**flow/run.sh**
```bash
#!/bin/bash
# the make line also repeats each setting of config.mk as NAME=value (left out here)
make -C /OpenROAD-flow-scripts/flow DESIGN_CONFIG=/design/flow/config.mk WORK_HOME=/design/flow/orfs CLKGATE_MAP_FILE= finish
```
**flow/config.mk**
```make
export PLATFORM = sky130hd
export DESIGN_NAME = main
export DESIGN_NICKNAME = main
export VERILOG_FILES = /design/flow/design.v
export SDC_FILE = /design/flow/constraint.sdc
export NUM_CORES = 4
export LEC_CHECK = 0
export ABC_AREA = 1
export CAP_MARGIN = 40
export CELL_PAD_IN_SITES_DETAIL_PLACEMENT = 2
export CORE_ASPECT_RATIO = 1.19
export CORE_MARGIN = 4
export CORE_UTILIZATION = 40
export CTS_CLUSTER_DIAMETER = 255
export CTS_CLUSTER_SIZE = 27
export GPL_ROUTABILITY_DRIVEN = 1
export GPL_TIMING_DRIVEN = 0
export HOLD_SLACK_MARGIN = 0.28
export SETUP_SLACK_MARGIN = 1.48
export SLEW_MARGIN = 25
```
**flow/constraint.sdc**
```tcl
create_clock -name core_clock -period 5.5 [get_ports {clk}]
set_input_delay 1.1000 -clock core_clock [delete_from_list [all_inputs] [get_ports {clk}]]
set_output_delay 1.1000 -clock core_clock [all_outputs]
set_load 0.01 [all_outputs]
```
**flow/design.v**
```verilog
module main(clk, rst, mem_rdata, mem_addr, mem_wdata, mem_we);
	input clk, rst;
	input [15:0] mem_rdata;       
	output [7:0] mem_addr;
	output [7:0] mem_wdata;
	output mem_we;
	wire PCWrite, IRWrite, S, AdrSrc, MemWrite, RegSrc1, ExtenderShift, RegWrite;
	wire [1:0] RegSrc0, ALUSrcA, ALUSrcB, ResultSrc, ImmSrc;
	wire [3:0] ALUControl;
	wire [3:0] FLAGS;
	wire [15:0] Instr;
	wire [2:0] IMM_VAL_7;
	wire [7:0] IMM_VAL_1;
	assign ImmSrc = Instr[15:14];
	assign IMM_VAL_7 = 7;
	assign IMM_VAL_1 = 1;
	assign mem_we = MemWrite;
	controller CTRL(
		.clk(clk),
		.rst(rst),
		.FLAGS(FLAGS),
		.Instr(Instr),
		.PCWrite(PCWrite),
		.IRWrite(IRWrite),
		.S(S),
		.AdrSrc(AdrSrc),
		.MemWrite(MemWrite),
		.RegSrc1(RegSrc1),
		.ExtenderShift(ExtenderShift),
		.RegWrite(RegWrite),
		.RegSrc0(RegSrc0),
		.ALUSrcA(ALUSrcA),
		.ALUSrcB(ALUSrcB),
		.ResultSrc(ResultSrc),
		.ALUControl(ALUControl)
	);
	datapath DUT(
		AdrSrc,
		PCWrite,
		MemWrite,
		IRWrite,
		RegSrc1,
		ExtenderShift,
		RegWrite,
		clk,
		rst,
		S,
		ALUControl,
		ALUSrcA,
		ALUSrcB,
		IMM_VAL_1,
		IMM_VAL_7,
		ImmSrc,
		RegSrc0,
		ResultSrc,
		mem_rdata,
		FLAGS,
		Instr,
		mem_addr,
		mem_wdata
	);
endmodule
module controller(clk, rst, FLAGS, Instr, PCWrite, IRWrite, S, AdrSrc, MemWrite, RegSrc1, ExtenderShift, RegWrite, RegSrc0, ALUSrcA, ALUSrcB, ResultSrc, ALUControl);
	input clk, rst;
	input [3:0] FLAGS;
	input [15:0] Instr;
	reg [4:0] current_state, next_state;
	output reg PCWrite, IRWrite, S, AdrSrc, MemWrite, RegSrc1, ExtenderShift, RegWrite;
	output reg [1:0] RegSrc0, ALUSrcA, ALUSrcB, ResultSrc;
	output reg [3:0] ALUControl;
	wire [1:0] OP, CMD_00, B_type, B_flag;
	wire [2:0] CMD_01;
	wire logic_op;
	assign OP = Instr[15:14];
	assign CMD_00 = Instr[13:12];  
	assign CMD_01 = Instr[13:11];  
	assign B_type = Instr[13:12];
	assign B_flag = Instr[11:10];
	assign logic_op = (CMD_01 == 3'b000 | CMD_01 == 3'b001 | CMD_01 == 3'b010);
	parameter Fetch = 0;
	parameter Decode = 1;
	parameter MemAdr = 2;
	parameter MemRead = 3;
	parameter MemWB = 4;
	parameter MemW = 5;
	parameter ExecuteR = 6;
	parameter ExecuteI = 7;
	parameter ALUWB = 8;
	parameter Branch = 9;
	parameter BL = 10;
	parameter BI_MemAdr = 11;
	parameter BI_MemRead = 12;
	parameter BI_WritePC = 13;
	parameter BranchWithCondition = 14;
	always @(posedge clk)
	begin: STATE_MEMORY
		if (rst)
			current_state <= Fetch;
		else
			current_state <= next_state;
	end
	always @(*)
	begin: REGSRC_LOGIC
		RegSrc0 = 0;
		RegSrc1 = 0;
		ExtenderShift = 0;
		case (OP)
			2'b00: begin  
				if (Instr[11] == 1) begin
					RegSrc0 = 2;  
					ExtenderShift = 1;
				end
			end
			2'b01: begin  
				if (!logic_op) begin  
					RegSrc0 = 2;  
					ExtenderShift = 1;
				end
			end
			2'b10: begin  
				RegSrc1 = 1;  
			end
			2'b11: begin  
				RegSrc1 = 1;  
			end
		endcase
	end
	always @(*)
	begin: WRITE_CONTROLLER
		IRWrite = 0;
		PCWrite = 0;
		MemWrite = 0;
		RegWrite = 0;
		S = 0;
		case (current_state)
			Fetch: begin
				IRWrite = 1;
				PCWrite = 1;
			end
			Decode: begin
				PCWrite = 1;
				if (OP == 2'b11 && B_type == 2'b01)  
					RegWrite = 1;
			end
			ExecuteR: S = 1;
			ExecuteI: S = 1;
			ALUWB: RegWrite = 1;
			MemW: MemWrite = 1;
			MemWB: RegWrite = 1;
			Branch: PCWrite = 1;
			BL: PCWrite = 1;
			BI_WritePC: PCWrite = 1;
			BranchWithCondition: begin
				case (B_flag)
					2'b00: PCWrite = (FLAGS[2] == 1);  
					2'b01: PCWrite = (FLAGS[2] == 0);  
					2'b10: PCWrite = (FLAGS[1] == 1);  
					2'b11: PCWrite = (FLAGS[1] == 0);  
				endcase
			end
			default: ;
		endcase
	end
	always @(*)
	begin: OUTPUT_LOGIC
		AdrSrc = 0;
		ALUSrcA = 2'b01;
		ALUSrcB = 2'b10;
		ALUControl = 4'b0000;
		ResultSrc = 2'b10;
		case (current_state)
			Fetch: ;  
			Decode: ;  
			ExecuteR: begin 
				ALUSrcA = 0;  
				ALUSrcB = 2'b00;  
				if (OP == 2'b00) begin  
					if (CMD_00 == 2'b01)
						ALUControl = 4'b0001;  
					if (CMD_00 == 2'b10)
						ALUControl = 4'b0001;  
				end
				if (OP == 2'b01) begin  
					if (CMD_01 == 3'b000)  
						ALUControl = 4'b0100;
					if (CMD_01 == 3'b001)  
						ALUControl = 4'b0101;
					if (CMD_01 == 3'b010)  
						ALUControl = 4'b0110;
				end
			end
			ExecuteI: begin
				ALUSrcB = 2'b01;  
				ALUSrcA = 0;  
				if (OP == 2'b00) begin 
					if (CMD_00 == 2'b11)  
						ALUSrcA = 2'b10;  
					if (CMD_00 == 2'b01)
						ALUControl = 4'b0001;  
					if (CMD_00 == 2'b10)
						ALUControl = 4'b0001;  
				end
				if (OP == 2'b01) begin  
					if (CMD_01 == 3'b011)  
						ALUControl = 4'b1000;
					if (CMD_01 == 3'b100)  
						ALUControl = 4'b1001;
					if (CMD_01 == 3'b101)  
						ALUControl = 4'b1010;
					if (CMD_01 == 3'b110)  
						ALUControl = 4'b1011;
					if (CMD_01 == 3'b111)  
						ALUControl = 4'b1100;
				end
			end	
			ALUWB: ResultSrc = 2'b00;
			MemAdr: begin
				if (Instr[12] == 0)  
					ALUSrcA = 2'b00;	 
				else  
					ALUSrcA = 2'b10;	 
				ALUSrcB = 2'b01;
			end
			MemRead: begin
				ResultSrc = 2'b00;
				AdrSrc = 1;
			end
			MemW: begin
				ResultSrc = 2'b00;
				AdrSrc = 1;
			end
			MemWB: ResultSrc = 2'b01;
			Branch, BL, BI_MemAdr, BranchWithCondition: begin
				ALUSrcA = 2'b10;  
				ALUSrcB = 2'b01;  
			end
			BI_MemRead: begin
				ResultSrc = 2'b00;
				AdrSrc = 1;
			end
			BI_WritePC: ResultSrc = 2'b01;
			default: ;
		endcase
	end
	always @(*)
	begin: NEXT_STATE_LOGIC
		next_state = Fetch;
		case (current_state)
			Fetch: next_state = Decode;
			Decode: begin
				case (OP)
					2'b00: next_state = Instr[11] ? ExecuteI : ExecuteR;  
					2'b01: next_state = logic_op ? ExecuteR : ExecuteI;   
					2'b10: next_state = MemAdr;                           
					2'b11: begin  
						case (B_type)
							2'b00: next_state = Branch;
							2'b01: next_state = BL;
							2'b10: next_state = BI_MemAdr;
							2'b11: next_state = BranchWithCondition;
						endcase
					end
				endcase
			end
			ExecuteR, ExecuteI: begin
				if (OP == 2'b00 && CMD_00 == 2'b10)  
					next_state = Fetch;
				else
					next_state = ALUWB;
			end
			MemAdr: next_state = Instr[13] ? MemRead : MemW;
			MemRead: next_state = MemWB;
			BI_MemAdr: next_state = BI_MemRead;
			BI_MemRead: next_state = BI_WritePC;
			default: next_state = Fetch;
		endcase
	end
endmodule
module datapath(
	AdrSrc,
	PcWrite,
	MemWrite,
	IRWrite,
	RegSrc1,
	ExtenderShift,
	RegWrite,
	clk,
	rst,
	S,
	ALUControl,
	ALUSrcA,
	ALUSrcB,
	IMM_VAL_1,
	IMM_VAL_7,
	ImmSrc,
	RegSrc0,
	ResultSrc,
	M,
	FLAGS,
	Instr,
	MemAddr,
	WrittenData
);
input wire	AdrSrc;
input wire	PcWrite;
input wire	MemWrite;
input wire	IRWrite;
input wire	RegSrc1;
input wire	ExtenderShift;
input wire	RegWrite;
input wire	clk;
input wire	rst;
input wire	S;
input wire	[3:0] ALUControl;
input wire	[1:0] ALUSrcA;
input wire	[1:0] ALUSrcB;
input wire	[7:0] IMM_VAL_1;
input wire	[2:0] IMM_VAL_7;
input wire	[1:0] ImmSrc;
input wire	[1:0] RegSrc0;
input wire	[1:0] ResultSrc;
input wire	[15:0] M;
output wire	[3:0] FLAGS;
output wire	[15:0] Instr;
output wire	[7:0] MemAddr;
output wire	[7:0] WrittenData;
wire	[3:0] F;
wire	[3:3] FL;
wire	[15:0] Instr_ALTERA_SYNTHESIZED;
wire	[7:0] SYNTHESIZED_WIRE_0;
wire	[7:0] SYNTHESIZED_WIRE_1;
wire	[7:0] SYNTHESIZED_WIRE_27;
wire	[7:0] SYNTHESIZED_WIRE_3;
wire	[7:0] SYNTHESIZED_WIRE_4;
wire	[7:0] SYNTHESIZED_WIRE_28;
wire	[7:0] SYNTHESIZED_WIRE_29;
wire	[2:0] SYNTHESIZED_WIRE_8;
wire	[2:0] SYNTHESIZED_WIRE_9;
wire	[7:0] SYNTHESIZED_WIRE_12;
wire	[7:0] SYNTHESIZED_WIRE_30;
wire	[7:0] SYNTHESIZED_WIRE_31;
wire	[7:0] SYNTHESIZED_WIRE_16;
wire	[7:0] SYNTHESIZED_WIRE_32;
wire	[7:0] SYNTHESIZED_WIRE_18;
wire	[7:0] SYNTHESIZED_WIRE_22;
wire	[0:7] SYNTHESIZED_WIRE_24;
wire	[0:7] SYNTHESIZED_WIRE_25;
wire	[0:2] SYNTHESIZED_WIRE_26;
assign	WrittenData = SYNTHESIZED_WIRE_32;
assign	SYNTHESIZED_WIRE_24 = 0;
assign	SYNTHESIZED_WIRE_25 = 0;
assign	SYNTHESIZED_WIRE_26 = 0;
alu_with_shifter #(.W(8))	b2v_inst(
	.A(SYNTHESIZED_WIRE_0),
	.B(SYNTHESIZED_WIRE_1),
	.control(ALUControl),
	.N(F[3]),
	.Z(F[2]),
	.CO(F[1]),
	.OVF(F[0]),
	.out(SYNTHESIZED_WIRE_28));
mux_2x1 #(.W(3))	b2v_inst10(
	.sel(RegSrc1),
	.in0(Instr_ALTERA_SYNTHESIZED[2:0]),
	.in1(Instr_ALTERA_SYNTHESIZED[10:8]),
	.out(SYNTHESIZED_WIRE_9));
reg_w_rst_en #(.W(8))	b2v_inst12(
	.clk(clk),
	.rst(rst),
	.en(PcWrite),
	.inp(SYNTHESIZED_WIRE_27),
	.out(SYNTHESIZED_WIRE_29));
reg_w_rst_en #(.W(4))	b2v_inst13(
	.clk(clk),
	.rst(rst),
	.en(S),
	.inp(F),
	.out(FLAGS));
reg_w_res #(.W(8))	b2v_inst14(
	.clk(clk),
	.rst(rst),
	.inp(SYNTHESIZED_WIRE_3),
	.out(SYNTHESIZED_WIRE_22));
reg_w_res #(.W(8))	b2v_inst15(
	.clk(clk),
	.rst(rst),
	.inp(SYNTHESIZED_WIRE_4),
	.out(SYNTHESIZED_WIRE_32));
reg_w_res #(.W(8))	b2v_inst16(
	.clk(clk),
	.rst(rst),
	.inp(SYNTHESIZED_WIRE_28),
	.out(SYNTHESIZED_WIRE_12));
reg_w_res #(.W(8))	b2v_inst18(
	.clk(clk),
	.rst(rst),
	.inp(M[7:0]),
	.out(SYNTHESIZED_WIRE_30));
mux_2x1 #(.W(8))	b2v_inst19(
	.sel(AdrSrc),
	.in0(SYNTHESIZED_WIRE_29),
	.in1(SYNTHESIZED_WIRE_27),
	.out(SYNTHESIZED_WIRE_16));
reg_file_8	b2v_inst2(
	.clk(clk),
	.rst(rst),
	.WE3(RegWrite),
	.A1(SYNTHESIZED_WIRE_8),
	.A2(SYNTHESIZED_WIRE_9),
	.A3(Instr_ALTERA_SYNTHESIZED[10:8]),
	.R7_in(SYNTHESIZED_WIRE_27),
	.WD3(SYNTHESIZED_WIRE_27),
	.RD1(SYNTHESIZED_WIRE_3),
	.RD2(SYNTHESIZED_WIRE_4));
reg_w_rst_en #(.W(16))	b2v_inst20(
	.clk(clk),
	.rst(rst),
	.en(IRWrite),
	.inp(M),
	.out(Instr_ALTERA_SYNTHESIZED));
mux_4x1 #(.W(8))	b2v_inst22(
	.in0(SYNTHESIZED_WIRE_12),
	.in1(SYNTHESIZED_WIRE_30),
	.in2(SYNTHESIZED_WIRE_28),
	.in3(SYNTHESIZED_WIRE_31),
	.sel(ResultSrc),
	.out(SYNTHESIZED_WIRE_27));
assign	MemAddr = SYNTHESIZED_WIRE_16;
extend	b2v_inst4(
	.ImmSrc(ImmSrc),
	.inp(Instr_ALTERA_SYNTHESIZED[11:0]),
	.out(SYNTHESIZED_WIRE_18));
left_shifter	b2v_inst5(
	.en(ExtenderShift),
	.inp(SYNTHESIZED_WIRE_18),
	.rot(Instr_ALTERA_SYNTHESIZED[7:5]),
	.out(SYNTHESIZED_WIRE_31));
mux_4x1 #(.W(8))	b2v_inst7(
	.in0(SYNTHESIZED_WIRE_32),
	.in1(SYNTHESIZED_WIRE_31),
	.in2(IMM_VAL_1),
	.in3(SYNTHESIZED_WIRE_30),
	.sel(ALUSrcB),
	.out(SYNTHESIZED_WIRE_1));
mux_4x1 #(.W(8))	b2v_inst8(
	.in0(SYNTHESIZED_WIRE_22),
	.in1(SYNTHESIZED_WIRE_29),
	.in2(SYNTHESIZED_WIRE_24),
	.in3(SYNTHESIZED_WIRE_25),
	.sel(ALUSrcA),
	.out(SYNTHESIZED_WIRE_0));
mux_4x1 #(.W(3))	b2v_inst9(
	.in0(Instr_ALTERA_SYNTHESIZED[7:5]),
	.in1(IMM_VAL_7),
	.in2(Instr_ALTERA_SYNTHESIZED[10:8]),
	.in3(SYNTHESIZED_WIRE_26),
	.sel(RegSrc0),
	.out(SYNTHESIZED_WIRE_8));
assign	Instr = Instr_ALTERA_SYNTHESIZED;
endmodule
module dec_3x8(inp, out);
	input [2:0] inp;
	output [7:0] out;
	assign out[7] = (inp[2]) & (inp[1]) & (inp[0]);
	assign out[6] = (inp[2]) & (inp[1]) & (~inp[0]);
	assign out[5] = (inp[2]) & (~inp[1]) & (inp[0]);
	assign out[4] = (inp[2]) & (~inp[1]) & (~inp[0]);
	assign out[3] = (~inp[2]) & (inp[1]) & (inp[0]);
	assign out[2] = (~inp[2]) & (inp[1]) & (~inp[0]);
	assign out[1] = (~inp[2]) & (~inp[1]) & (inp[0]);
	assign out[0] = (~inp[2]) & (~inp[1]) & (~inp[0]);
endmodule
module mux_2x1 #(parameter W=8)(in0, in1, sel, out);
	input [W-1:0] in0, in1;
	input sel;
	output reg [W-1:0] out;
	always @(in0, in1, sel)
		case(sel)
			1'b0: out = in0;
			1'b1: out = in1;
		endcase
endmodule
module mux_4x1 #(parameter W=8)(in0, in1, in2, in3, sel, out);
	input [W-1:0] in0, in1, in2, in3;
	input [1:0] sel;
	output reg [W-1:0] out;
	always @(in0, in1, in2, in3, sel)
		case(sel)
			2'b00: out = in0;
			2'b01: out = in1;
			2'b10: out = in2;
			2'b11: out = in3;
		endcase
endmodule
module mux_8x1 #(parameter W=8)(in0, in1, in2, in3, in4, in5, in6, in7, sel, out);
	input [W-1:0] in0, in1, in2, in3, in4, in5, in6, in7;
	input [2:0] sel;
	wire [W-1:0] middle_out0, middle_out1;
	output [W-1:0] out;
	mux_4x1 #(W) mux1 (in0, in1, in2, in3, sel[1:0], middle_out0);
	mux_4x1 #(W) mux2 (in4, in5, in6, in7, sel[1:0], middle_out1);
	mux_2x1 #(W) mux3 (middle_out0, middle_out1, sel[2], out);
endmodule
module reg_w_res #(parameter W=8) (clk, rst, inp, out);
	input clk, rst;
	input [W-1:0] inp;
	output reg [W-1:0] out;
	always @(posedge clk)
	begin
		if (rst) begin
			out <= 0;
		end else begin
			out <= inp;
		end
	end
endmodule
module reg_w_rst_en #(parameter W=8) (clk, rst, en, inp, out);
	input clk, rst, en;
	input [W-1:0] inp;
	output reg [W-1:0] out;
	always @(posedge clk)
	begin
		if (rst) begin
			out <= 0;
		end else if (en) begin
			out <= inp;
		end
	end
endmodule
module bit_8_reg_w_rst_en #(parameter D=0) (clk, rst, en, inp, out);
	input clk, rst, en;
	input [7:0] inp;
	output reg [7:0] out;
	always @(posedge clk)
	begin
		if (rst) begin
			out <= D;
		end else if (en) begin
			out <= inp;
		end
	end
endmodule
module reg_file_8(clk, rst, A1, A2, A3, WD3, R7_in, RD1, RD2, WE3);
	input clk, rst, WE3;
	input[2:0] A1, A2, A3;
	input[7:0] WD3, R7_in;
	output [7:0] RD1, RD2;
	wire [7:0] R_OUT[7:0];
	wire [7:0] DEC_WR_OUT, WRITE_SELECT;
	dec_3x8 dec_write_en(.inp(A3), .out(DEC_WR_OUT));
	assign WRITE_SELECT[0] = DEC_WR_OUT[0] & WE3;
	assign WRITE_SELECT[1] = DEC_WR_OUT[1] & WE3;
	assign WRITE_SELECT[2] = DEC_WR_OUT[2] & WE3;
	assign WRITE_SELECT[3] = DEC_WR_OUT[3] & WE3;
	assign WRITE_SELECT[4] = DEC_WR_OUT[4] & WE3;
	assign WRITE_SELECT[5] = DEC_WR_OUT[5] & WE3;
	assign WRITE_SELECT[6] = DEC_WR_OUT[6] & WE3;
	assign WRITE_SELECT[7] = DEC_WR_OUT[7] & WE3;
	bit_8_reg_w_rst_en #(0) R0(.clk(clk), .rst(rst), .en(WRITE_SELECT[0]), .inp(WD3), .out(R_OUT[0]));
	bit_8_reg_w_rst_en #(1) R1(.clk(clk), .rst(rst), .en(WRITE_SELECT[1]), .inp(WD3), .out(R_OUT[1]));
	bit_8_reg_w_rst_en #(2) R2(.clk(clk), .rst(rst), .en(WRITE_SELECT[2]), .inp(WD3), .out(R_OUT[2]));
	bit_8_reg_w_rst_en #(3) R3(.clk(clk), .rst(rst), .en(WRITE_SELECT[3]), .inp(WD3), .out(R_OUT[3]));
	bit_8_reg_w_rst_en #(4) R4(.clk(clk), .rst(rst), .en(WRITE_SELECT[4]), .inp(WD3), .out(R_OUT[4]));
	bit_8_reg_w_rst_en #(5) R5(.clk(clk), .rst(rst), .en(WRITE_SELECT[5]), .inp(WD3), .out(R_OUT[5]));
	bit_8_reg_w_rst_en #(6) R6(.clk(clk), .rst(rst), .en(WRITE_SELECT[6]), .inp(WD3), .out(R_OUT[6]));
	bit_8_reg_w_rst_en #(0) R7(.clk(clk), .rst(rst), .en(WRITE_SELECT[7]), .inp(R7_in), .out(R_OUT[7]));
	mux_8x1 #(8) mux_A1(R_OUT[0], R_OUT[1], R_OUT[2], R_OUT[3],
								 R_OUT[4], R_OUT[5], R_OUT[6], R_OUT[7],
								 A1, RD1);
	mux_8x1 #(8) mux_A2(R_OUT[0], R_OUT[1], R_OUT[2], R_OUT[3],
								 R_OUT[4], R_OUT[5], R_OUT[6], R_OUT[7],
								 A2, RD2);
endmodule
module extend(inp, out, ImmSrc);
	input [11:0] inp;
	input [1:0] ImmSrc;
	output reg [7:0] out;
	always @(inp, ImmSrc)
	begin
		case (ImmSrc)
			2'b10: out = {2'b0, inp[11], inp[4:0]};  
			2'b11: out = {2'b0, inp[5:0]};           
			default: out = {3'b0, inp[4:0]};         
		endcase
	end
endmodule
module left_shifter(inp, rot, en, out);
	input [7:0] inp;
	input [2:0] rot;
	input en;
	output reg [7:0] out;
	always @(*)
	begin
	if (en)
	begin
		out = inp << rot;
	end
	else
		out = inp;
	end
endmodule
module alu_with_shifter #(parameter W=8)(A, B, out, control, N, Z, CO, OVF);
	input [W-1:0] A, B;
	input [3:0] control;
	output reg N,Z,CO,OVF;
	output reg [W-1:0] out;
	reg [2*W-1:0] A_A;
	always @(*)
	begin
		CO = 0;
		OVF = 0;
		out = 0;
		A_A = 0;
		case(control)
		4'b0000:	begin  
					{CO, out} = A + B;
					OVF = (A[W-1] ~^ B[W-1]) & (A[W-1] ^ out[W-1]);
					end
		4'b0001:	begin  
					{CO, out} = A - B;
					OVF = (A[W-1] ^ out[W-1]) & (A[W-1] ^ B[W-1]);
					end
		4'b0010:	begin  
					{CO, out} = B - A;
					OVF = (B[W-1] ^ out[W-1]) & (A[W-1] ^ B[W-1]);
					end
		4'b0011:	out = A & (~B);
		4'b0100:	out = A & B;   
		4'b0101:	out = A | B;   
		4'b0110:	out = A ^ B;   
		4'b0111:	out = A ~^ B;
		4'b1000: begin  
					A_A = {A,A};
					A_A = A_A << B;
					out = A_A[2*W-1:W];
					end
		4'b1001: begin  
					A_A = {A,A};
					A_A = A_A >> B;
					out = A_A[W-1:0];
					end
		4'b1010: out = A << B;    
		4'b1011: out = A >> B;    
		4'b1100: out = A >>> B;   
		default: out = 0;
		endcase
		N = out[W-1];
		Z = (out == 0);
	end
endmodule
```
==> results of run 1 <==
==> through the flow <==
stage | cell area (µm²) | utilization | hold WS, ns | setup slack, ns
after detailed placement | 10130 | 0.4452 | 0.4551 | -0.7514
after global placement | 10110 | 0.4446 | 0.4096 | -0.3910
after floorplan | 9394 | - | 0.4031 | 1.078
==> notes.md, run 1 <==
run metrics: Fail Step clock tree synthesis (4_1_cts), Post-synth top cells nand2_1, inv_1, nor2_1, Placed Instances approximately 1800, port bufs 33, routability cong. 0.9671, status did not finish, Post-Syn Area per Cell slightly above 6 µm², yosys adder share 0.04210, xor/xnor share 0.005667, ys flop type dfxtp_1, die width 147.6 µm, Core ar. about 23000 µm², Run Error [ERROR DPL-0033] detailed placement checks failed during check placement., Initial Util 0.4076, Synth cell types 53, synthesis area per yosys a little over 9000 µm², cells after synthesis approximately 1500, syn_nets 1536, Die Area about 26000 µm², chip height between 150 and 200 µm, Seq cells post-synth 137, Post-synth EDFFs 0, asr flop ratio synth 0, DPL Wire Length just under 40000 µm, Synth Area in Compound Gates 0.1797, count leader, synth nand2_1, Top logic family simple AND/OR/NAND/NOR gates, Area contributors post-synth dfxtp_1, nand2_1, inv_1, IO Pins 35, Ys Warns 20, Yosys Instances 1488, Area leader share 0.2958, Seq/Total Area, Yosys 0.2958, yosys simple share 0.3557, mapped cell area 9273 µm², MUX share of area 0, cell type with the largest total area dfxtp_1, row cnt 60
==> run 2, diff against run 1 <==
CAP_MARGIN = 20   (was 40)
CELL_PAD_IN_SITES_DETAIL_PLACEMENT = unset   (was 2)
CORE_ASPECT_RATIO = 0.5   (was 1.19)
CORE_MARGIN = 7   (was 4)
CORE_UTILIZATION = 46   (was 40)
CTS_CLUSTER_DIAMETER = 316   (was 255)
CTS_CLUSTER_SIZE = 98   (was 27)
GPL_ROUTABILITY_DRIVEN = unset   (was 1)
GPL_TIMING_DRIVEN = unset   (was 0)
HOLD_SLACK_MARGIN = unset   (was 0.28)
PLACE_DENSITY = 0.38   (was unset)
SETUP_SLACK_MARGIN = unset   (was 1.48)
SLEW_MARGIN = 20   (was 25)
TNS_END_PERCENT = 10   (was unset)
==> notes.md, run 2 <==
run metrics: status timing/DRC/antenna clean, max cap viols 0, Max FO, Critical Path 18, yosys simple share 0.3557, Post-synth top cells nand2_1, inv_1, nor2_1, setup violators final 0, number of global-route vias before repair 9329, Total GRT Usage 0.2643, GR Overflow Total 0, Sw Share 0.3663, Placed Instances 1768, clk sinks 137, Clk pwr share 0.355, DR WL/cell 18.13 µm, min-delay worst type reg2reg, Crit path depth 26, CP Capture Type primary output, Hold WS 0.4455 ns, Top power group the clock network, worst r2r path cells 26, WL met3 2391 µm, Die Area 24570 µm², Tot Pwr roughly 3.2 mW, cell type with the largest total area dfxtp_1, chip height about 110 µm, P per Cell Area about 300 nW/µm², CTS max path bufs 2, Comb pwr share 0.304, DR vias 10024, worst setup path end mem_addr[6], mapped cell area 9273 µm², Worst R2R End DUT.b2v_inst2.R6.out[6]$_SDFFE_PP0P_, asr flop ratio synth 0, Yosys Instances 1488, IO Pins 35, Max Clock Skew 0.01072 ns, Buf/Inv on CP 3, largest net degree at the start of global routing 107, drt pass-1 iters 6, worst r2r src DUT.b2v_inst20.out[12]$_SDFFE_PP0P_, final hold viol count 0, Startpoint Class register, critical path's most frequent cell nand2_1, DPL Wire Length ~25000 µm, cells after synthesis approximately 1500, total internal power 2.025 mW, cts bufs inserted 17, yosys adder share 0.04210, hold depth 2, crit path from DUT.b2v_inst20.out[12]$_SDFFE_PP0P_, WL final 32800 µm, WL met1 14690 µm, Seq cells post-synth roughly 140, DR top layer met4, DRT iter0 DRCs roughly 1200, Area contributors post-synth dfxtp_1, nand2_1, inv_1, RSZ-0062 raised after global routing yes, routability cong. between 0.9 and 1, CTS H-Tree Depth 4, xor/xnor share 0.005667, root buffer cell clkbuf_16, Hold Crit Start CTRL.current_state[12]$_DFF_P_, Seq group 1.09 mW, MUX share of area 0, Post-Syn Area per Cell approximately 6.2 µm², Via density 5.541, peak supply drop between 0.2 and 0.25 mV, CP max stage delay 0.38 ns, ys flop type dfxtp_1, clock period minus final worst setup slack 5.329 ns, Area growth syn-to-layout 15.60%, Synth cell types 53, setup slack, reg-to-reg about 1.7 ns, port bufs 34, Post-synth EDFFs 0, Synth Area in Compound Gates 0.1797, Seq/Total Area, Yosys 0.2958, initial antenna violation count 0, Finished Core Util 0.5471, power in the clock group 1.13 mW, Initial Util 0.4732, leakage power around 5.1 nW, Core ar. a little under 20000 µm², WS Path Type reg2out, Worst path top cell family by delay simple AND/OR/NAND/NOR gates, Switch Pwr 1.171 mW, first-pass GRT wire length 52120 µm, warning total across the stage logs 51, final net count 1578, clock-pin slew on the worst setup and hold paths roughly 0.06 ns, Area leader share 0.2958, Top logic family simple AND/OR/NAND/NOR gates, worst path required time around 4.4 ns, Worst-Skew Late Latency 0.43 ns, P_comb around 0.97 mW, count leader, synth nand2_1, syn_nets 1536, normalized max-slew margin 0.2685, Min-Delay Endpoint CTRL.current_state[2]$_DFF_P_, Final Max Slew Viols 0, Antenna Nets Post-Route 0, Met2 Wirelength 14830 µm, post-route insts no fill 1809, row cnt 36, worst slew pin tran 1.093 ns, synthesis area per yosys approximately 9000 µm², die width 214.8 µm, CTS tree built, n_diodes 0, sequential power share 0.341, DRC viols 0, CP max stage cell dfxtp_4, Fmax 0.1877 GHz, CP arrival 4.23 ns, final worst path period share 0.9688, Ys Warns 20
## run 2: area by class of cell
cell class | instances | area (µm²)
Timing Repair Buffer | 72 | 649.4
Tap cell | 266 | 332.8
Clock buffer | 19 | 432.9
Multi-Input combinational cell | 1068 | 5507
Sequential cell | 137 | 2763
Clock inverter | 13 | 147.6
Fill cell | 1995 | 8875
Inverter | 234 | 887.1
## run 2: layer usage
metal  vias up  track usage
met5         -            0
li1       4897            -
met2       414       0.4290
met3        64      0.04694
met1      4649       0.3555
met4         0      0.08359
## run 2: repair_timing
action | in CTS | in global routing
pin swaps | 3 | 7
buffers inserted | 2 | 7
endpoints found under the setup margin | 6 | 8
hold buffers | 0 | 0
resized | 15 | 32
## run 2: through the flow
step | cell area [µm²] | setup slack [ns] | setup TNS, ns
floorplan | 9273 | 0.7485 | 0
global placement | 9930 | 0.3310 | 0
finish | 10720 | 0.1714 | 0
detailed placement | 9930 | 0.2331 | 0
global route | 10720 | -0.1168 | -0.2271
CTS | 10560 | -0.03290 | -0.03290
==> run 3, diff against run 2 <==
CAP_MARGIN = 30   (was 20)
CORE_ASPECT_RATIO = 1.21   (was 0.5)
CORE_MARGIN = 8   (was 7)
CORE_UTILIZATION = 40   (was 46)
CTS_CLUSTER_DIAMETER = 358   (was 316)
CTS_CLUSTER_SIZE = 10   (was 98)
GPL_ROUTABILITY_DRIVEN = 0   (was unset)
HOLD_SLACK_MARGIN = 0.28   (was unset)
PLACE_DENSITY = unset   (was 0.38)
SETUP_SLACK_MARGIN = 1.48   (was unset)
TNS_END_PERCENT = unset   (was 10)
==> notes.md, run 3 <==
run metrics: hold depth 2, die width between 150 and 200 µm, Synth cell types 53, Fmax 0.2014 GHz, Top logic family simple AND/OR/NAND/NOR gates, number of global-route vias before repair 9978, Max Clock Skew 0.01233 ns, Post-synth top cells nand2_1, inv_1, nor2_1, final worst path period share 0.9026, initial antenna violation count 0, DRC viols 0, Top power group the clock network, root buffer cell clkbuf_16, first-pass GRT wire length 55300 µm, n_diodes 0, Worst-Skew Late Latency 0.43 ns, final hold viol count 0, Synth Area in Compound Gates 0.1797, Worst path top cell family by delay simple AND/OR/NAND/NOR gates, Comb pwr share 0.326, P per Cell Area 288.2 nW/µm², syn_nets 1536, Post-Syn Area per Cell just over 6 µm², Die Area 28330 µm², setup violators final 0, TNS Setup 0 ns, Seq/Total Area, Yosys 0.2958, xor/xnor share 0.005667, yosys simple share 0.3557, Total GRT Usage 0.2509, Clk pwr share 0.353, worst r2r src CTRL.current_state[7]$_DFF_P_, Post-synth EDFFs 0, P_comb about 1.1 mW, DRT iter0 DRCs 823, Yosys Instances 1488, CP max stage cell fa_2, Area contributors post-synth dfxtp_1, nand2_1, inv_1, Sw Share 0.3575, count leader, synth nand2_1, DR WL/cell about 19 µm, port bufs 34, final net count 1652, worst path required time 4.40 ns, CTS max path bufs 2, WS Path Type reg2out, min-delay worst type reg2reg, worst setup path end mem_addr[4], chip height 183.5 µm, WL final between 30000 and 40000 µm, GR Overflow Total 0, DPL Wire Length 25640 µm, Placed Instances about 1800, MUX share of area 0, final worst slack 0.5356 ns, asr flop ratio synth 0, normalized max-slew margin 0.2723, Seq group ~1.1 mW, ys flop type dfxtp_1, CP Capture Type primary output, largest net degree at the start of global routing 59, Ys Warns 20, cell type with the largest total area dfxtp_1, worst r2r path cells 24, yosys adder share 0.04210, Tot Pwr approximately 3.4 mW, max cap viols 0, Buf/Inv on CP 5, setup slack, reg-to-reg ~1.7 ns, leakage power 5.521 nW, cells after synthesis ~1500, clk sinks 137, row cnt 61, Max FO, Critical Path 4, CP max stage delay ~0.39 ns, crit path from CTRL.current_state[7]$_DFF_P_, worst slew pin tran 1.087 ns, Seq cells post-synth 137, Crit path depth 21, DR vias 10409, Switch Pwr 1.210 mW, Initial Util 0.4050, CTS tree built, Worst R2R End DUT.b2v_inst2.R2.out[4]$_SDFFE_PP0P_, Final Max Slew Viols 0, clock period minus final worst setup slack 4.964 ns, layout filler cell count between 2000 and 2500, clock-pin slew on the worst setup and hold paths around 0.060 ns, post-route insts no fill 1899, synthesis area per yosys 9273 µm², Antenna Nets Post-Route 0, Hold Crit Start CTRL.current_state[12]$_DFF_P_, Area leader share 0.2958, Min-Delay Endpoint CTRL.current_state[2]$_DFF_P_, sequential power share 0.322, total internal power 2.175 mW, IO Pins 35, mapped cell area around 9000 µm², status timing/DRC/antenna clean, RSZ-0062 raised after global routing yes, drt pass-1 iters 6, pre-CTS setup slack 0.2330 ns, cts bufs inserted 17, warning total across the stage logs 48, Hold WS between 0.4 and 0.5 ns, power in the clock group 1.19 mW, Area growth syn-to-layout 26.64%, Via density 5.481, CTS H-Tree Depth 4, peak supply drop 0.2443 mV, crit path cell chain nor2_4 > nand3_4 > nor2_4 > inv_2 > or2_4 > nand2_4 > inv_4 > ha_4 > fa_2 > nand2_2 > a21oi_2 > or2_4 > buf_4 > buf_6 > xor2_4 > o32ai_2 > a211oi_2 > nand2_2 > nand2_4 > a31oi_4 > buf_6, Startpoint Class register, CP arrival 3.86 ns, Core ar. between 20000 and 25000 µm²
==> run 3: area by class of cell <==
cell class	count	area (µm²)	share of cell area
clock buffer	18	439.2	0.03740
clock inverter	13	172.7	0.01470
inverter	234	893.4	0.07608
multi-input combinational	1070	5912	0.5035
sequential	137	2780	0.2368
tap	283	354.1	0.03015
timing repair buffer	144	1191	0.1014
==> run 3: layer usage <==
metal  vias up  track usage  share of wire
li1       5053            -              -
met1      4733       0.2762           0.39
met2       483       0.4431           0.49
met3       140      0.04374          0.066
met4         0       0.1570          0.062
met5         -            0              0
==> run 3: per-stage QoR <==
| stage | area, µm² | util |
|---|---|---|
| after global placement | 10060 | 0.4394 |
| after detailed placement | 10070 | 0.4396 |
| after CTS | 11510 | 0.5028 |
| after global routing | 11740 | 0.5128 |
| after floorplan | 9394 | - |
| final | 11740 | 0.5128 |
==> run 3: timing repair <==
action / in CTS / in global routing
setup endpoints to repair: 8 / 8
hold buffers: 0 / 0
buffers inserted: 63 / 12
pin swaps: 51 / 46
gates resized: 142 / 47
cloned: 2 / 0
==> run 4, diff against run 3 <==
CAP_MARGIN = 20   (was 30)
CORE_ASPECT_RATIO = unset   (was 1.21)
CORE_MARGIN = 2   (was 8)
CORE_UTILIZATION = 65   (was 40)
CTS_CLUSTER_DIAMETER = 384   (was 358)
CTS_CLUSTER_SIZE = 100   (was 10)
GPL_ROUTABILITY_DRIVEN = unset   (was 0)
HOLD_SLACK_MARGIN = unset   (was 0.28)
SETUP_SLACK_MARGIN = unset   (was 1.48)
clock period = 3.15 ns   (was 5.5 ns; I/O delays follow)
==> notes.md, run 4 <==
run metrics: row cnt ~43, Area contributors post-synth dfxtp_1, nand2_1, inv_1, chip height 123.4 µm, root buffer cell clkbuf_16, IO Pins 35, Core ar. 13930 µm², status did not finish, cts hold-fix bufs 0, pre-CTS setup slack -1.391 ns, DP Area 11330 µm², Initial Util 0.6654, Post-synth top cells nand2_1, inv_1, nor2_1, Area leader share 0.2958, Seq/Total Area, Yosys 0.2958, Post-synth EDFFs 0, Post-Syn Area per Cell between 6 and 7 µm², Top logic family simple AND/OR/NAND/NOR gates, synthesis area per yosys 9273 µm², cts bufs inserted 17, Placed Instances 1869, mapped cell area 9273 µm², CTS H-Tree Depth 4, CTS max path bufs 2, DPL Wire Length ~25000 µm, Run Error [ERROR GRT-0116] Global routing finished with congestion. Check the congestion regions in the DRC Viewer., yosys adder share 0.04210, Total GRT Usage 0.6573, clk sinks about 140, xor/xnor share 0.005667, Yosys Instances 1488, ys flop type dfxtp_1, count leader, synth nand2_1, cell type with the largest total area dfxtp_1, syn_nets 1536, Seq cells post-synth 137, Synth cell types 53, port bufs 34, MUX share of area 0, Ys Warns 20, Fail Step global routing (5_1_grt), asr flop ratio synth 0, Die Area roughly 15000 µm², cells after synthesis about 1500, die width 123.4 µm, yosys simple share 0.3557, GR Overflow Total 1, routability cong. 1.087, Synth Area in Compound Gates 0.1797
## run 4: routing by layer
metal / global-route usage / GRT overflow
met4: 0.5952 / 1
met3: 0.4599 / 0
met2: 0.8702 / 0
met5: 0.07292 / 0
met1: 0.6757 / 0
## run 4: timing repair
action	CTS
cloned	4
pin swaps	53
setup endpoints to repair	82
buffers inserted	39
gates resized	173
==> run 5, diff against run 4 <==
ABC_AREA = unset   (was 1)
CAP_MARGIN = 0   (was 20)
CELL_PAD_IN_SITES_GLOBAL_PLACEMENT = 0   (was unset)
CORE_MARGIN = 7   (was 2)
CORE_UTILIZATION = 72   (was 65)
CTS_CLUSTER_DIAMETER = 54   (was 384)
CTS_CLUSTER_SIZE = unset   (was 100)
MAX_ROUTING_LAYER = met5   (was unset)
PLACE_DENSITY = 0.35   (was unset)
SETUP_SLACK_MARGIN = 0.1   (was unset)
TNS_END_PERCENT = 85   (was unset)
clock period = 4.69 ns   (was 3.15 ns; I/O delays follow)
==> notes.md, run 5 <==
run metrics: Synth cell types between 90 and 100, die width 128.2 µm, yosys simple share 0.2393, Total GRT Usage 0.7253, Seq cells post-synth 137, root buffer cell clkbuf_16, MUX share of area 0.07137, CTS H-Tree Depth 4, ys flop type dfxtp_1, yosys adder share 0.05300, Core ar. 12670 µm², CTS max path bufs 2, Synth Area in Compound Gates 0.2795, Area contributors post-synth dfxtp_1, nand2_1, ha_1, mapped cell area 9397 µm², count leader, synth nand2_1, Post-synth top cells nand2_1, dfxtp_1, nor2_1, Seq/Total Area, Yosys 0.2919, Top logic family AND-OR/OR-AND gates, Ys Warns 20, Die Area approximately 16000 µm², chip height 128.2 µm, synthesis area per yosys 9397 µm², Placed Instances between 1000 and 1500, IO Pins 35, Initial Util 0.7416, syn_nets 1248, cts bufs inserted 17, Run Error [ERROR GRT-0232] Routing congestion too high. Check the congestion heatmap in the GUI., asr flop ratio synth 0, Fail Step global routing (5_1_grt), cells after synthesis between 1000 and 1500, row cnt around 40, xor/xnor share 0.005593, clk sinks 137, DPL Wire Length 24810 µm, Area leader share 0.2919, status did not finish, Yosys Instances 1192, cell type with the largest total area dfxtp_1, port bufs 34, Post-synth EDFFs 0, Post-Syn Area per Cell 7.883 µm², GR Overflow Total 157, routability cong. between 1 and 1.5
-- run 5: per-layer routing --
metal,global-route usage,overflow
met1,0.6966,4
met2,0.8833,95
met3,0.5923,1
met4,0.7623,57
met5,0.2932,0
-- run 5: per-stage QoR --
stage / instance area [µm²] / power, mW / TNS (ns) / worst slack, ns / hold WS [ns]
2_1_floorplan: 9475 / 1.889 / -0.01138 / -0.01138 / 0.4309
3_3_place_gp: 10780 / 2.239 / -1.087 / -0.4260 / 0.4674
3_5_place_dp: 10780 / 2.265 / -1.428 / -0.4950 / 0.4708
4_1_cts: 11650 / 3.677 / -1.593 / -0.5117 / 0.4987
-- run 5: repair_timing --
action,in CTS
gates cloned,1
endpoints found under the setup margin,8
hold buffers,0
resized,49
pin swaps,21
buffers inserted,12
hold endpoints to repair,0
==> run 6, diff against run 5 <==
CAP_MARGIN = 40   (was 0)
CELL_PAD_IN_SITES_GLOBAL_PLACEMENT = unset   (was 0)
CORE_MARGIN = 2   (was 7)
CTS_CLUSTER_DIAMETER = unset   (was 54)
CTS_CLUSTER_SIZE = 23   (was unset)
MAX_ROUTING_LAYER = unset   (was met5)
PLACE_DENSITY = 0.65   (was 0.35)
SETUP_SLACK_MARGIN = -0.37   (was 0.1)
TNS_END_PERCENT = unset   (was 85)
clock period = 3.78 ns   (was 4.69 ns; I/O delays follow)
==> notes.md, run 6 <==
run metrics: yosys adder share 0.05300, chip height about 120 µm, Area contributors post-synth dfxtp_1, nand2_1, ha_1, Area leader share 0.2919, Synth Area in Compound Gates 0.2795, Post-Syn Area per Cell just under 8 µm², MUX share of area 0.07137, CTS max path bufs 2, Post-synth top cells nand2_1, dfxtp_1, nor2_1, Yosys Instances between 1000 and 1500, Seq/Total Area, Yosys 0.2919, ys flop type dfxtp_1, count leader, synth nand2_1, IO Pins 35, port bufs 34, Die Area 13980 µm², Run Error [ERROR GRT-0116] Global routing finished with congestion. Check the congestion regions in the DRC Viewer., Top logic family AND-OR/OR-AND gates, clk sinks 137, syn_nets 1248, cts bufs inserted 17, DP Area 11460 µm², synthesis area per yosys 9397 µm², Total GRT Usage 0.9635, die width about 120 µm, cells after synthesis ~1200, mapped cell area 9397 µm², routability cong. between 1 and 1.5, DPL Wire Length 27200 µm, Placed Instances approximately 1600, status did not finish, Fail Step global routing (5_1_grt), pre-CTS setup slack -1.241 ns, Initial Util 0.7416, Seq cells post-synth 137, CTS H-Tree Depth 4, Core ar. ~13000 µm², Post-synth EDFFs 0, asr flop ratio synth 0, Synth cell types 94, xor/xnor share 0.005593, cts hold-fix bufs 0, cell type with the largest total area dfxtp_1, GR Overflow Total between 700 and 800, root buffer cell clkbuf_16, row cnt between 40 and 50, Ys Warns 20, yosys simple share 0.2393
==> run 6: repair_timing <==
action,CTS
buffers inserted,16
pin swaps,41
setup endpoints to repair,53
hold endpoints to repair,0
gates resized,76
==> run 6: metrics by stage <==
stage | setup TNS (ns) | total power, mW
2_1_floorplan | -3.467 | 2.350
3_3_place_gp | -19.28 | 2.904
3_5_place_dp | -26.99 | 2.962
4_1_cts | -23.59 | 4.696
==> run 6: routing by layer <==
layer | overflow | GRT usage
met2 | 483 | 1.151
met3 | 34 | 0.8069
met5 | 0 | 0.5147
met1 | 7 | 0.8983
met4 | 235 | 1.070
==> run 7, diff against run 6 <==
CAP_MARGIN = 0   (was 40)
CELL_PAD_IN_SITES_DETAIL_PLACEMENT = 2   (was unset)
CELL_PAD_IN_SITES_GLOBAL_PLACEMENT = 1   (was unset)
CORE_MARGIN = 7   (was 2)
CORE_UTILIZATION = 41   (was 72)
CTS_CLUSTER_SIZE = 82   (was 23)
MAX_ROUTING_LAYER = met4   (was unset)
PLACE_DENSITY = unset   (was 0.65)
PLACE_DENSITY_LB_ADDON = 0.3   (was unset)
SETUP_SLACK_MARGIN = -0.61   (was -0.37)
SLEW_MARGIN = 40   (was 20)
TNS_END_PERCENT = 25   (was unset)
clock period = 6.74 ns   (was 3.78 ns; I/O delays follow)
==> notes.md, run 7 <==
run metrics: Seq cells post-synth 137, peak supply drop 0.2145 mV, violated checks setup timing, Sw Share 0.3644, Top logic family AND-OR/OR-AND gates, WL final 49820 µm, Area contributors post-synth dfxtp_1, nand2_1, ha_1, hold depth 1, Switch Pwr 0.9340 mW, P_comb 0.676 mW, Via density slightly above 7, Worst R2R End DUT.b2v_inst2.R5.out[5]$_SDFFE_PP0P_, Crit path depth 17, final worst slack -0.3463 ns, total internal power ~1.6 mW, DPL Wire Length 31700 µm, CTS tree built, cts hold-fix bufs 0, number of global-route vias before repair 11625, cts bufs inserted 17, Buf/Inv on CP 1, Min-Delay Endpoint CTRL.current_state[11]$_DFF_P_, CP max stage delay 0.67 ns, worst slew pin tran ~0.9 ns, min-delay worst type reg2reg, clock-pin slew on the worst setup and hold paths 0.07 ns, Hold Crit Start CTRL.current_state[3]$_DFF_P_, die width roughly 170 µm, power in the clock group just under 1 mW, Total GRT Usage 0.3740, first-pass GRT wire length about 75000 µm, Clk pwr share 0.386, WS Path Type reg2out, Synth cell types 94, port bufs 34, setup slack, reg-to-reg 1.01 ns, drt pass-1 iters 6, Final Max Slew Viols 0, Max FO, Critical Path 10, cells after synthesis roughly 1200, Ys Warns 20, leakage power 3.978 nW, count leader, synth nand2_1, cell type with the largest total area dfxtp_1, row cnt 55, DRT iter0 DRCs 1217, DR vias 10605, Area leader share 0.2919, setup violators final 3, final hold viol count 0, chip height 165.4 µm, worst r2r src CTRL.current_state[7]$_DFF_P_, yosys adder share 0.05300, CP max stage cell or4_4, Top power group the clock network, CTS H-Tree Depth 4, Initial Util 0.4163, Die Area 27350 µm², Worst-Skew Late Latency 0.45 ns, CP arrival 5.74 ns, clk sinks 137, warning total across the stage logs 53, root buffer cell clkbuf_16, Comb pwr share 0.264, Post-synth EDFFs 0, ys flop type dfxtp_1, DR WL/cell roughly 33 µm, CP Capture Type primary output, yosys simple share 0.2393, post-CTS setup buffers 0, max cap viols 0, routability cong. 1.050, syn_nets 1248, Seq group 0.898 mW, Antenna Nets Post-Route 0, IO Pins 35, Fmax 0.1411 GHz, Core ar. 22570 µm², pre-CTS setup slack 0.4220 ns, status failed layout checks, crit path cell chain or4_4 > o21ai_1 > a21o_1 > nand2_1 > ha_1 > fa_1 > nand2b_1 > a2bb2oi_1 > a21oi_1 > o21bai_1 > o32a_1 > a31oi_1 > a211o_1 > nor3_2 > a211o_1 > a31oi_1 > clkdlybuf4s50_1, DRC viols 0, CTS max path bufs 2, Seq/Total Area, Yosys 0.2919, Startpoint Class register, synthesis area per yosys about 9400 µm², final worst path period share 1.051, Max Clock Skew 0.007257 ns, Post-Syn Area per Cell 7.883 µm², Worst path top cell family by delay AND-OR/OR-AND gates, worst path required time 5.39 ns, asr flop ratio synth 0, largest net degree at the start of global routing between 70 and 80, clock period minus final worst setup slack ~7.1 ns, normalized max-slew margin 0.4127, worst r2r path cells 16, post-route insts no fill 1497, MUX share of area 0.07137, final net count 1253, crit path from CTRL.current_state[7]$_DFF_P_, Synth Area in Compound Gates 0.2795, sequential power share 0.350, Post-synth top cells nand2_1, dfxtp_1, nor2_1, cts repair resizes 0, mapped cell area 9397 µm², initial antenna violation count 2, P per Cell Area 241.8 nW/µm², Yosys Instances around 1200, xor/xnor share 0.005593, Placed Instances 1463, worst setup path end mem_addr[6], Area growth syn-to-layout 12.81%, GR Overflow Total 0
==> run 7: final cells by class <==
| class | instances | area [µm²] |
|---|---|---|
| Multi-Input combinational cell | 933 | 6125 |
| Inverter | 29 | 111.4 |
| Tap cell | 285 | 356.6 |
| Clock inverter | 14 | 147.6 |
| Fill cell | 2481 | 11970 |
| Clock buffer | 18 | 439.2 |
| Timing Repair Buffer | 79 | 673.1 |
| Antenna cell | 2 | 5.005 |
| Sequential cell | 137 | 2743 |
==> run 7: metrics by stage <==
step	util	TNS, ns	area, µm²	hold slack (ns)	total power [mW]
floorplan	-	0	9397	0.4309	1.305
global placement	0.4426	0	9991	0.4536	1.504
detailed placement	0.4432	0	10000	0.4598	1.536
CTS	0.4692	-0.3092	10590	0.4931	2.525
global route	0.4696	-1.010	10600	0.4939	2.608
finish	0.4696	-0.6050	10600	0.4896	2.563
==> run 7: metal layers <==
layer / part of all wire / wire (µm) / track usage
met3: 0.059 / 2964 / 0.06049
met5: 0 / 0 / -
met4: 0.077 / 3839 / 0.2755
met2: 0.49 / 24320 / 0.6206
met1: 0.38 / 18690 / 0.4036
==> run 8, diff against run 7 <==
CELL_PAD_IN_SITES_DETAIL_PLACEMENT = unset   (was 2)
CELL_PAD_IN_SITES_GLOBAL_PLACEMENT = 0   (was 1)
CORE_MARGIN = 2   (was 7)
CORE_UTILIZATION = 68   (was 41)
CTS_CLUSTER_SIZE = unset   (was 82)
MAX_ROUTING_LAYER = met5   (was met4)
PLACE_DENSITY_LB_ADDON = unset   (was 0.3)
SLEW_MARGIN = 20   (was 40)
TNS_END_PERCENT = 85   (was 25)
clock period = 6.1 ns   (was 6.74 ns; I/O delays follow)
==> notes.md, run 8 <==
run metrics: status failed layout checks, violated checks setup timing, Area contributors post-synth dfxtp_1, nand2_1, ha_1, n_diodes 0, min-delay worst type reg2reg, WL final 35690 µm, Post-Syn Area per Cell 7.883 µm², DR vias 10490, Max FO, Critical Path 12, post-CTS setup buffers 0, synthesis area per yosys 9397 µm², worst r2r path cells 17, pre-CTS setup slack 0.2709 ns, final worst slack -0.4245 ns, root buffer cell clkbuf_16, leakage power about 4.0 nW, clock-pin slew on the worst setup and hold paths 0.07 ns, Fmax between 0.15 and 0.2 GHz, Worst R2R End DUT.b2v_inst12.out[5]$_SDFFE_PP0P_, Startpoint Class register, warning total across the stage logs 55, CP Capture Type primary output, layout filler cell count 900, Total GRT Usage 0.4873, DRC viols 0, Switch Pwr 0.9684 mW, normalized max-slew margin 0.2684, CP arrival 5.30 ns, Seq cells post-synth 137, largest net degree at the start of global routing 72, Placed Instances 1354, Seq group 0.988 mW, worst r2r src CTRL.current_state[7]$_DFF_P_, Initial Util 0.7040, Area growth syn-to-layout 11.52%, mapped cell area 9397 µm², final hold viol count 0, Worst-Skew Late Latency approximately 0.44 ns, max cap viols 0, CP max stage cell or4_4, clock period minus final worst setup slack roughly 6.5 ns, DR WL/cell 25.75 µm, total internal power between 1.5 and 2 mW, Antenna Nets Post-Route 0, DPL Wire Length between 20000 and 25000 µm, cell type with the largest total area dfxtp_1, Synth Area in Compound Gates 0.2795, final net count about 1300, CTS tree built, CP max stage delay 0.66 ns, Max Clock Skew 0.01241 ns, Hold WS roughly 0.49 ns, cts bufs inserted 17, Crit path depth 17, hold depth 2, IO Pins 35, Top power group the clock network, Finished Core Util 0.7851, Post-synth top cells nand2_1, dfxtp_1, nor2_1, asr flop ratio synth 0, met1 GRT Util 0.5855, Buf/Inv on CP 2, initial antenna violation count 0, MUX share of area 0.07137, Clk pwr share 0.399, GR Overflow Total 0, cts hold-fix bufs 0, clk sinks around 140, chip height 121.6 µm, Final Max Slew Viols 0, CTS H-Tree Depth 4, setup slack, reg-to-reg 0.95 ns, Yosys Instances 1192, crit path from CTRL.current_state[7]$_DFF_P_, Ys Warns 20, Core ar. 13350 µm², final worst path period share 1.070, Sw Share 0.3474, CTS max path bufs 2, Top logic family AND-OR/OR-AND gates, routability cong. between 1 and 1.5, Synth cell types 94, xor/xnor share 0.005593, crit path cell chain or4_4 > nor2_8 > and3_1 > or3_1 > inv_1 > fa_1 > nand3_1 > and2_1 > mux2i_1 > xnor2_1 > a222oi_1 > o41ai_2 > a21oi_1 > and3_4 > o221a_1 > a21oi_1 > clkdlybuf4s50_1, critical path's most frequent cell a21oi_1, port bufs 34, Die Area 14770 µm², DRT iter0 DRCs 1867, Via density 7.569, WS Path Type reg2out, GR peak layer met2, Comb pwr share 0.246, power in the clock group 1.11 mW, number of global-route vias before repair 10014, GR Util met3 0.1578, P per Cell Area 266.0 nW/µm², row cnt approximately 42, worst slew pin tran 1.093 ns, Hold Crit Start DUT.b2v_inst13.out[2]$_SDFFE_PP0P_, Worst path top cell family by delay simple AND/OR/NAND/NOR gates, syn_nets 1248, P_comb 0.687 mW, drt pass-1 iters 9, Seq/Total Area, Yosys 0.2919, ys flop type dfxtp_1, GR Layer Usage met2 0.7577, post-route insts no fill ~1400, cts repair resizes 0, Area leader share 0.2919, Post-synth EDFFs 0, setup violators final 4, die width roughly 120 µm, Tot Pwr 2.788 mW, sequential power share 0.354, Min-Delay Endpoint DUT.b2v_inst13.out[2]$_SDFFE_PP0P_, worst path required time 4.88 ns, yosys simple share 0.2393, yosys adder share 0.05300, count leader, synth nand2_1, worst setup path end mem_addr[4], peak supply drop 0.2821 mV, cells after synthesis 1192, first-pass GRT wire length 55360 µm
[run 8: area by class of cell]
type / instances / area, µm² / area share
Clock buffer: 18 / 439.2 / 0.04191
Clock inverter: 14 / 176.4 / 0.01684
Inverter: 29 / 111.4 / 0.01063
Multi-Input combinational cell: 933 / 6113 / 0.5834
Sequential cell: 137 / 2745 / 0.2620
Tap cell: 176 / 220.2 / 0.02101
Timing Repair Buffer: 79 / 673.1 / 0.06424
[run 8: stage by stage]
step,instance area [µm²],setup TNS (ns)
after global routing,10480,-1.394
after CTS,10470,-0.6099
after floorplan,9397,0
after global placement,9851,0
final,10480,-1.076
after detailed placement,9851,0
[run 8: metal layers]
metal,vias to the layer above,wire length (µm)
met2,1048,15700
met5,-,0
met1,4721,12430
li1,4441,-
met3,280,4936
met4,0,2627
==> run 9, diff against run 8 <==
CORE_UTILIZATION = 72   (was 68)
CTS_CLUSTER_DIAMETER = 93   (was unset)
HOLD_SLACK_MARGIN = -0.09   (was unset)
SETUP_SLACK_MARGIN = -0.38   (was -0.61)
clock period = 5.29 ns   (was 6.1 ns; I/O delays follow)
==> notes.md, run 9 <==
run metrics: Sw Share 0.3299, DP Area 10360 µm², crit path cell chain or4_4 > o21ai_2 > a21oi_1 > or3_4 > buf_4 > ha_1 > and3_1 > o21ai_0 > o211ai_1 > a31oi_1 > o311ai_1 > a211oi_2 > o221a_2 > a21oi_1 > clkdlybuf4s50_1, RSZ-0062 raised after global routing yes, normalized max-slew margin 0.1754, Crit path depth 15, violated checks setup timing, cell type with the largest total area dfxtp_1, max cap viols 0, first-pass GRT wire length 58660 µm, routability cong. roughly 1.1, synthesis area per yosys 9397 µm², CTS max path bufs 2, CP arrival 4.68 ns, Top logic family AND-OR/OR-AND gates, Worst R2R End DUT.b2v_inst13.out[2]$_SDFFE_PP0P_, CP Capture Type primary output, layout filler cell count approximately 660, cts bufs inserted 17, Comb pwr share 0.270, Tot Pwr 3.364 mW, WS Path Type reg2out, Placed Instances 1414, CTS tree built, min-delay worst type reg2reg, Synth cell types 94, post-route insts no fill 1449, Via density slightly below 8, final worst path period share 1.085, Clk pwr share 0.393, worst r2r path cells 18, setup violators final 4, MUX share of area 0.07137, CTS H-Tree Depth 4, Seq cells post-synth between 100 and 150, Area contributors post-synth dfxtp_1, nand2_1, ha_1, Seq/Total Area, Yosys 0.2919, Antenna Nets Post-Route 0, Max Clock Skew 0.01360 ns, peak supply drop about 0.29 mV, IO Pins 35, Buf/Inv on CP 2, Seq group 1.13 mW, port bufs 34, leakage power 4.362 nW, DRC viols 0, cells after synthesis 1192, Flop area 2745 µm², mapped cell area between 9000 and 10000 µm², Fmax 0.1742 GHz, worst slew pin tran 1.235 ns, WL final between 30000 and 40000 µm, logic area around 6200 µm², Worst path top cell family by delay AND-OR/OR-AND gates, clock-pin slew on the worst setup and hold paths 0.07 ns, Post-synth EDFFs 0, final net count ~1300, sequential power share 0.337, status failed layout checks, hold depth 2, Die Area 13980 µm², Synth Area in Compound Gates 0.2795, final hold viol count 0, total internal power 2.254 mW, Ys Warns 20, Area growth syn-to-layout 17.78%, drt pass-1 iters 11, largest net degree at the start of global routing 71, Switch Pwr 1.110 mW, Post-Syn Area per Cell 7.883 µm², yosys simple share 0.2393, root buffer cell clkbuf_16, die width 118.2 µm, setup slack, reg-to-reg about 0.020 ns, DPL Wire Length 24170 µm, DR vias 11421, Startpoint Class register, DR WL/cell 27.07 µm, clock period minus final worst setup slack 5.741 ns, Final Max Slew Viols 0, Hold Crit Start DUT.b2v_inst2.R3.out[0]$_SDFFE_PP1P_, Max FO, Critical Path 4, power in the clock group around 1.3 mW, row cnt between 40 and 50, count leader, synth nand2_1, Total GRT Usage 0.5387, Post-synth top cells nand2_1, dfxtp_1, nor2_1, Min-Delay Endpoint DUT.b2v_inst2.R3.out[0]$_SDFFE_PP1P_, crit path from CTRL.current_state[7]$_DFF_P_, GR Overflow Total 0, CP max stage cell or4_4, chip height 118.2 µm, final worst slack -0.4509 ns, number of global-route vias before repair 10622, DRT iter0 DRCs 2508, Initial Util 0.7416, Worst-Skew Late Latency about 0.44 ns, P per Cell Area roughly 300 nW/µm², worst path required time 4.23 ns, clk sinks between 100 and 150, worst setup path end mem_addr[1], syn_nets 1248, cts hold-fix bufs 0, yosys adder share 0.05300, Area leader share 0.2919, CP max stage delay 0.61 ns, Top power group the clock network, initial antenna violation count 3, ys flop type dfxtp_1, worst r2r src CTRL.current_state[7]$_DFF_P_, Core ar. 12670 µm², Yosys Instances ~1200, asr flop ratio synth 0, xor/xnor share 0.005593, Final Cell Area 11070 µm², P_comb 0.909 mW, warning total across the stage logs roughly 56, critical path's most frequent cell a21oi_1
## run 9: layout make-up
class / count / share of cell area
antenna: 2 / 0.0004522
clock buffer: 20 / 0.04217
clock inverter: 11 / 0.01526
inverter: 29 / 0.01006
multi-input combinational: 933 / 0.5569
sequential: 137 / 0.2480
tap: 172 / 0.01945
timing repair buffer: 145 / 0.1076
## run 9: metrics by stage
step	worst slack (ns)	setup TNS [ns]	utilization	hold slack, ns
2_1_floorplan	0.1740	0	-	0.4309
3_3_place_gp	-0.02794	-0.02794	0.8173	0.4484
3_5_place_dp	-0.08062	-0.09362	0.8173	0.4593
4_1_cts	-0.3150	-0.9770	0.8682	0.4942
5_1_grt	-0.5667	-1.785	0.8730	0.5191
6_report	-0.4509	-1.550	0.8734	0.5158
## run 9: layer usage
metal | wire length [µm] | global-route usage | vias to the layer above
met3 | 6303 | 0.2172 | 497
li1 | - | - | 4562
met4 | 4384 | 0.4036 | 0
met2 | 15980 | 0.7959 | 1332
met5 | 0 | 0 | -
met1 | 12550 | 0.6242 | 5030
## run 9: timing repair
| action | 4_1_cts | 5_1_grt |
|---|---|---|
| resized | 5 | 13 |
| setup buffers | 0 | 2 |
| pin swaps | 1 | 2 |
| setup endpoints to repair | 3 | 4 |
==> run 10, diff against run 9 <==
CTS_CLUSTER_DIAMETER = 96   (was 93)
SETUP_SLACK_MARGIN = 0.3   (was -0.38)
clock period = 5.19 ns   (was 5.29 ns; I/O delays follow)
==> notes.md, run 10 <==
run metrics: root buffer cell clkbuf_16, IO Pins 35, synthesis area per yosys 9397 µm², cts bufs inserted 17, Total GRT Usage 0.7092, cells after synthesis about 1200, Ys Warns 20, mapped cell area about 9400 µm², Post-Syn Area per Cell between 7 and 8 µm², Top logic family AND-OR/OR-AND gates, clk sinks 137, Yosys Instances 1192, ys flop type dfxtp_1, yosys simple share 0.2393, die width roughly 120 µm, Seq cells post-synth 137, routability cong. 1.117, xor/xnor share 0.005593, Post-synth top cells nand2_1, dfxtp_1, nor2_1, count leader, synth nand2_1, Post-synth EDFFs 0, Initial Util 0.7416, cell type with the largest total area dfxtp_1, Synth Area in Compound Gates 0.2795, Area contributors post-synth dfxtp_1, nand2_1, ha_1, Placed Instances approximately 1400, Core ar. about 13000 µm², CTS H-Tree Depth 4, yosys adder share 0.05300, Area leader share 0.2919, Die Area 13980 µm², asr flop ratio synth 0, Synth cell types ~94, MUX share of area 0.07137, port bufs 34, Run Error [ERROR GRT-0232] Routing congestion too high. Check the congestion heatmap in the GUI., chip height 118.2 µm, cts hold-fix bufs 0, syn_nets about 1200, GR Overflow Total 38, CTS max path bufs 2, status did not finish, row cnt between 40 and 50, Fail Step global routing (5_1_grt), DPL Wire Length 23780 µm, Seq/Total Area, Yosys 0.2919
-- run 10: repair_timing --
action | in CTS
pin swaps | 29
hold endpoints to repair | 0
setup buffers | 16
gates resized | 66
endpoints found under the setup margin | 4
-- run 10: per-layer routing --
layer  global-route usage  overflow
met5               0.1434         0
met3               0.4990         0
met4               0.7071        20
met1               0.7251         0
met2               0.9043        18
-- run 10: through the flow --
stage / setup TNS [ns] / instance area (µm²) / util / setup WS, ns
4_1_cts: -0.02074 / 11360 / 0.8962 / -0.02074
3_3_place_gp: -0.06577 / 10410 / 0.8217 / -0.06577
3_5_place_dp: -0.1376 / 10410 / 0.8217 / -0.1376
2_1_floorplan: 0 / 9445 / - / 0.3062
No activity file was given, so power comes from the tool's default toggle rates.
